== build 66 ==
// ALU_STAGE
module ALU_STAGE (
  input clock_in,
  input [31:0] a_in,
  input [31:0] b_in,
  input [3:0] uop_in,
  output [31:0] result_out
);
reg [31:0] a_q;
reg [31:0] b_q;
reg [3:0] uop_q;
reg [31:0] result_q;
wire [31:0] alu_result;
ALU #(.DATA_WIDTH(32)) alu0 (
  .a_data_in(a_q),
  .b_data_in(b_q),
  .uop_in(uop_q),
  .result_out(alu_result)
);
always @(posedge clock_in) begin
  a_q <= a_in;
  b_q <= b_in;
  uop_q <= uop_in;
  result_q <= alu_result;
end
assign result_out = result_q;
endmodule
export LEC_CHECK = 0
export ABC_AREA = 0
export CAP_MARGIN = 35
export CORE_MARGIN = 2
export CORE_UTILIZATION = 61
export HOLD_SLACK_MARGIN = 0.3
export MIN_ROUTING_LAYER = met1
export SETUP_SLACK_MARGIN = -0.13
export SLEW_MARGIN = 20
export TNS_END_PERCENT = 45
create_clock -name core_clock -period 2.14 [get_ports {clock_in}]
run.sh (not shown) runs the stock make flow with config.mk's settings and CLKGATE_MAP_FILE=.
Build 66: aborted in clock tree synthesis (tool error)
[inputs] build 51 vs build 66
Settings: a change of HOLD_SLACK_MARGIN from 0.3 to 0.29; a change of CORE_UTILIZATION from 61 to 56; a change of ABC_AREA from 0 to 1; a change of SETUP_SLACK_MARGIN from -0.13 to 0.12.
Notes after the runs:
Compared with build 66, build 51 shows a higher total cell area reported by yosys after synthesis.
| build 51 | all stages done | FAIL | negative setup slack |
For the yosys cell count, build 51 came in 926 higher than build 66 did.
Build 51 vs build 66: synthesized area up by more than 10%
Between build 51 and build 66, post-synthesis adder-cell area fraction is lower for build 51, build 66 comes in above that.
NOTE total number of placement rows build 66->build 51 increased by more than 10%
The run showing the smaller die size is build 66.
Measured against each other, build 51 and build 66 differ in routability congestion estimate from global placement, the lower figure coming from build 51.
Build 51 vs build 66: part of the Yosys area used for sequential elements down
Taking build 66 as the reference, in build 51 synthesized cell count climbed 65%; post-synthesis simple-gate area fraction went up by 32 points.
What build 90 does differently from build 51 at the input level:
Settings: removing TNS_END_PERCENT (formerly 45); setting CTS_CLUSTER_DIAMETER to 27 for the first time; changing CAP_MARGIN from 35 to 20; removing SETUP_SLACK_MARGIN (formerly 0.12); changing CORE_UTILIZATION from 56 to 69; setting CTS_CLUSTER_SIZE to 37 for the first time; removing MIN_ROUTING_LAYER (formerly met1); removing ABC_AREA (formerly 1); changing the clock period (ns, I/O delays scaled along) from 2.14 to 3.12.
==> results <==
In the tables for build 90 and build 51, total chip power reads higher with build 51.
Worst slack at placement on build 90 is up relative to build 51.
In the floorplan summary, build 90 is listed with a die area less than that of build 51.
Across build 51 and build 90, no clean finish was achieved.
The final reports for build 90 and build 51 show register-to-register slack lower in the former.
[build 90 vs build 51] cell area after synthesis: lower in build 90
The highest routing layer actually used comes out met5 in one run and met4 in the other, namely in build 90 and build 51 respectively.
Going from build 51 to build 90, highest ir drop seen on vdd grew by a little under 10%.
For build 96, these inputs were changed with respect to build 90:
Settings: swapping 20 for 35 in CAP_MARGIN; swapping 27 for 244 in CTS_CLUSTER_DIAMETER; swapping 37 for 52 in CTS_CLUSTER_SIZE; swapping 69 for 68 in CORE_UTILIZATION; clearing HOLD_SLACK_MARGIN, which used to be 0.29; swapping 3.12 for 2.6 in the clock period (ns, I/O delays scaled along).
Across build 90 and build 96, no clean finish was achieved. Build 96: it failed with a tool error in global routing, so there are no final results. Per the comparison of build 96 with build 90, die span in y saw an increase, site row count moved up, area of the die grew by 240 um^2, synthesized area neither gained nor lost much. Lower number of buffers added for setup after CTS was reported by build 90, not build 96.
### build 96 -> build 21
Settings: CTS_CLUSTER_SIZE removed (was 52); CTS_CLUSTER_DIAMETER removed (was 244); CAP_MARGIN changed from 35 to 20; the clock period (ns, I/O delays scaled along) changed from 2.6 to 3.7.
Findings:
Changes observed in build 21 relative to build 96: final RePlAce weighted congestion went down; synthesized area per cell about even; number of placed instances, taps included shrank by about 12%; total setup buffers inserted after CTS has decreased; multiplexer share of the synthesized area shows no meaningful change. The flow ran to completion for all of build 96 and build 21 but build 96, which stopped partway. For build 96, the flow was terminated by a tool error in global routing and produced no final design.
Edits applied to the flow inputs when going from build 21 to build 84:
Settings: changing CORE_UTILIZATION from 68 to 71; setting CTS_CLUSTER_SIZE to 87 for the first time; setting HOLD_SLACK_MARGIN to -0.08 for the first time; setting TNS_END_PERCENT to 5 for the first time; setting SETUP_SLACK_MARGIN to 0.17 for the first time; setting CTS_CLUSTER_DIAMETER to 28 for the first time; changing the clock period (ns, I/O delays scaled along) from 3.7 to 3.16.
[summary]
Although it ran to completion, build 84 produced a layout that fails the final checks because of negative setup slack. Per the comparison of build 84 with build 21, count of clock-buffer cells in the layout decreased by 1 relative to the old numbers; area overhead of the layout relative to synthesis increased by 7.0 points relative to the old numbers; wire length on met3 increased by about 26% relative to the old numbers. Build 84 vs. build 21: final critical delay including setup and external delays now sits lower; transition time at the pin with the least slew margin now sits higher. Build 21 was smaller in final cell area than build 84. Against build 21 as the reference, build 84 delivers a higher global-route met1 utilization.

Setup of exp/sierra:
Starting RTL as in the previous note.
Design ALU_STAGE, start of the top module:
module ALU_STAGE (
  input clock_in,
  input [31:0] a_in,
  input [31:0] b_in,
  input [3:0] uop_in,
  output [31:0] result_out
);
export LEC_CHECK = 0
export ABC_AREA = 1
export CAP_MARGIN = 20
export CORE_ASPECT_RATIO = 0.5
export CORE_MARGIN = 2
export CORE_UTILIZATION = 72
export CTS_CLUSTER_DIAMETER = 353
export CTS_CLUSTER_SIZE = 100
export PLACE_DENSITY = 0.89
export SETUP_SLACK_MARGIN = 0.22
export SLEW_MARGIN = 20
export TNS_END_PERCENT = 5
create_clock -name core_clock -period 1.46 [get_ports {clock_in}]
exp/sierra failed in detailed placement (3_5_place_dp) with DPL-0033.
Inputs modified between exp/sierra and exp/harbor:
Settings: CTS_CLUSTER_DIAMETER removed (was 353); CORE_UTILIZATION changed from 72 to 9; TNS_END_PERCENT removed (was 5); ABC_AREA removed (was 1); PLACE_DENSITY removed (was 0.89); SETUP_SLACK_MARGIN removed (was 0.22); CTS_CLUSTER_SIZE removed (was 100); CORE_ASPECT_RATIO removed (was 0.5); the clock period (ns, I/O delays scaled along) changed from 1.46 to 4.67.
Results
- exp/harbor | status: complete | timing, DRC, antenna: pass
- Re instance tally after logic synthesis: exp/sierra and exp/harbor aren't equal, and the higher value belongs to exp/sierra.
- Number of library cell types mapped by synthesis up 120% in exp/harbor wrt exp/sierra
- exp/harbor ended up with a lower global placer's final weighted congestion than exp/sierra did.
- On die area, exp/sierra beats exp/harbor.
- Looking at combinational family with the most area after synthesis, the simple AND/OR/NAND/NOR gates result is from exp/sierra; the AND-OR/OR-AND gates one comes from exp/harbor.
- Going from exp/sierra to exp/harbor, average footprint of a synthesized cell grew by more than a quarter.
Modified inputs, exp/xenon compared to exp/harbor
Settings: CTS_CLUSTER_DIAMETER now 353, previously not set; CTS_CLUSTER_SIZE now 100, previously not set; ABC_AREA now 1, previously not set; PLACE_DENSITY now 0.38, previously not set; CORE_UTILIZATION now 72, was 9; CORE_ASPECT_RATIO now 0.5, previously not set; the clock period (ns, I/O delays scaled along) now 1.46, was 4.67.
### Flow results
exp/xenon did not finish: a tool error stopped it during detailed placement (3_5_place_dp).
Both conditions hold for exp/harbor: the flow ran to the end and the final layout passed the timing, DRC and antenna checks.
Arithmetic-cell share of the synthesized area counting full adders, half adders and majority gates was lower in the run labelled exp/xenon.
Summary of exp/xenon over exp/harbor: weighted congestion reported at the end of routability-driven placement now larger; fraction of the core area occupied by cells at floorplan rose 64 points.
exp/xenon does better than exp/harbor on area of the core region.
Against exp/harbor, exp/xenon comes in 926 higher on yosys stat cell total.
The post-synthesis mux area share reported for exp/xenon is smaller than that of exp/harbor by 14 points.
Looking at summed standard-cell area reported by yosys across exp/harbor and exp/xenon, the one that comes out lower is exp/harbor.
Looking only at number of unique standard cell types used by synthesis, and setting everything else aside, the lower value of exp/harbor and exp/xenon goes to exp/xenon.
Changes observed in exp/xenon relative to exp/harbor: area after synthesis moved up, vertical die size dropped 250 µm, post-synthesis simple-gate area fraction now sits higher.
For exp/raven, these inputs were changed with respect to exp/xenon:
Settings: CORE_ASPECT_RATIO removed (was 0.5); CTS_CLUSTER_SIZE removed (was 100); CORE_UTILIZATION changed from 72 to 67; CTS_CLUSTER_DIAMETER changed from 353 to 28; PLACE_DENSITY removed (was 0.38); SETUP_SLACK_MARGIN newly set to 0.17; ABC_AREA removed (was 1); the clock period (ns, I/O delays scaled along) changed from 1.46 to 3.16.
Results
Although exp/raven finished all stages, its layout failed final checks on negative setup slack. Distinct cell type count of the synthesized netlist for exp/raven is higher than for exp/xenon. exp/raven vs exp/xenon — number of placement rows climbed by more than a quarter. Taking exp/raven as 1.0, exp/xenon lands at 1.6 on synthesized net count. exp/xenon vs exp/raven, main logic family after synthesis: simple AND/OR/NAND/NOR gates vs AND-OR/OR-AND gates. Max area of the core across exp/xenon and exp/raven: exp/xenon. Register share after synthesis in exp/raven is 2.7 points above exp/xenon. Looking only at post-synth design cell area, and setting everything else aside, the higher value of exp/xenon and exp/raven goes to exp/xenon. exp/raven vs. exp/xenon: number of standard cells after synthesis lost about 40%, area figure in the yosys stat output lost 15%, die boundary height picked up an extra 34%, chip footprint lost 8.3%.
[inputs] exp/amber vs exp/raven
Settings: removing CTS_CLUSTER_DIAMETER (formerly 28); removing SETUP_SLACK_MARGIN (formerly 0.17); changing CORE_UTILIZATION from 67 to 40; changing the clock period (ns, I/O delays scaled along) from 3.16 to 3.7.
Notes after the runs:
exp/amber finished end to end and its layout was clean on timing, DRC and antenna. Diff exp/raven -> exp/amber | non-clock buffer count | decrease of 72. exp/amber vs exp/raven: vertical die dimension up by more than a quarter. exp/amber: synthesis-to-finish area growth is 9.6 points lower than what exp/raven reported. Delta(worst path arrival time, exp/amber - exp/raven) > 0.
[inputs] exp/quartz vs exp/amber
Settings: putting ABC_AREA at 1 where nothing was set; putting CTS_CLUSTER_DIAMETER at 374 where nothing was set; putting PLACE_DENSITY_LB_ADDON at 0.0 where nothing was set; putting CTS_CLUSTER_SIZE at 100 where nothing was set; swapping 40 for 72 in CORE_UTILIZATION; swapping 3.7 for 2.68 in the clock period (ns, I/O delays scaled along).
Notes after the runs:
- Across exp/quartz and exp/amber, a clean result was obtained everywhere but in exp/quartz.
- The final report for exp/quartz shows a completed flow and a layout that fails verification, specifically negative setup slack.
- For exp/amber, the critical-path cell with the highest stage delay was sky130_fd_sc_hd__fa_1, unlike exp/quartz, where it was sky130_fd_sc_hd__nor3_1.
- [exp/quartz vs exp/amber] first-pass GRT wire length: higher in exp/quartz
- Diff exp/amber -> exp/quartz | non-clock buffer count | down by more than 10%
- Per the comparison of exp/quartz with exp/amber, sequential power now larger, placement row count now smaller.
- Capture point of the critical path = result_q[26]$_DFF_P_: exp/amber; capture point of the critical path = result_q[27]$_DFF_P_: exp/quartz
No activity file was given, so power comes from the tool's default toggle rates.
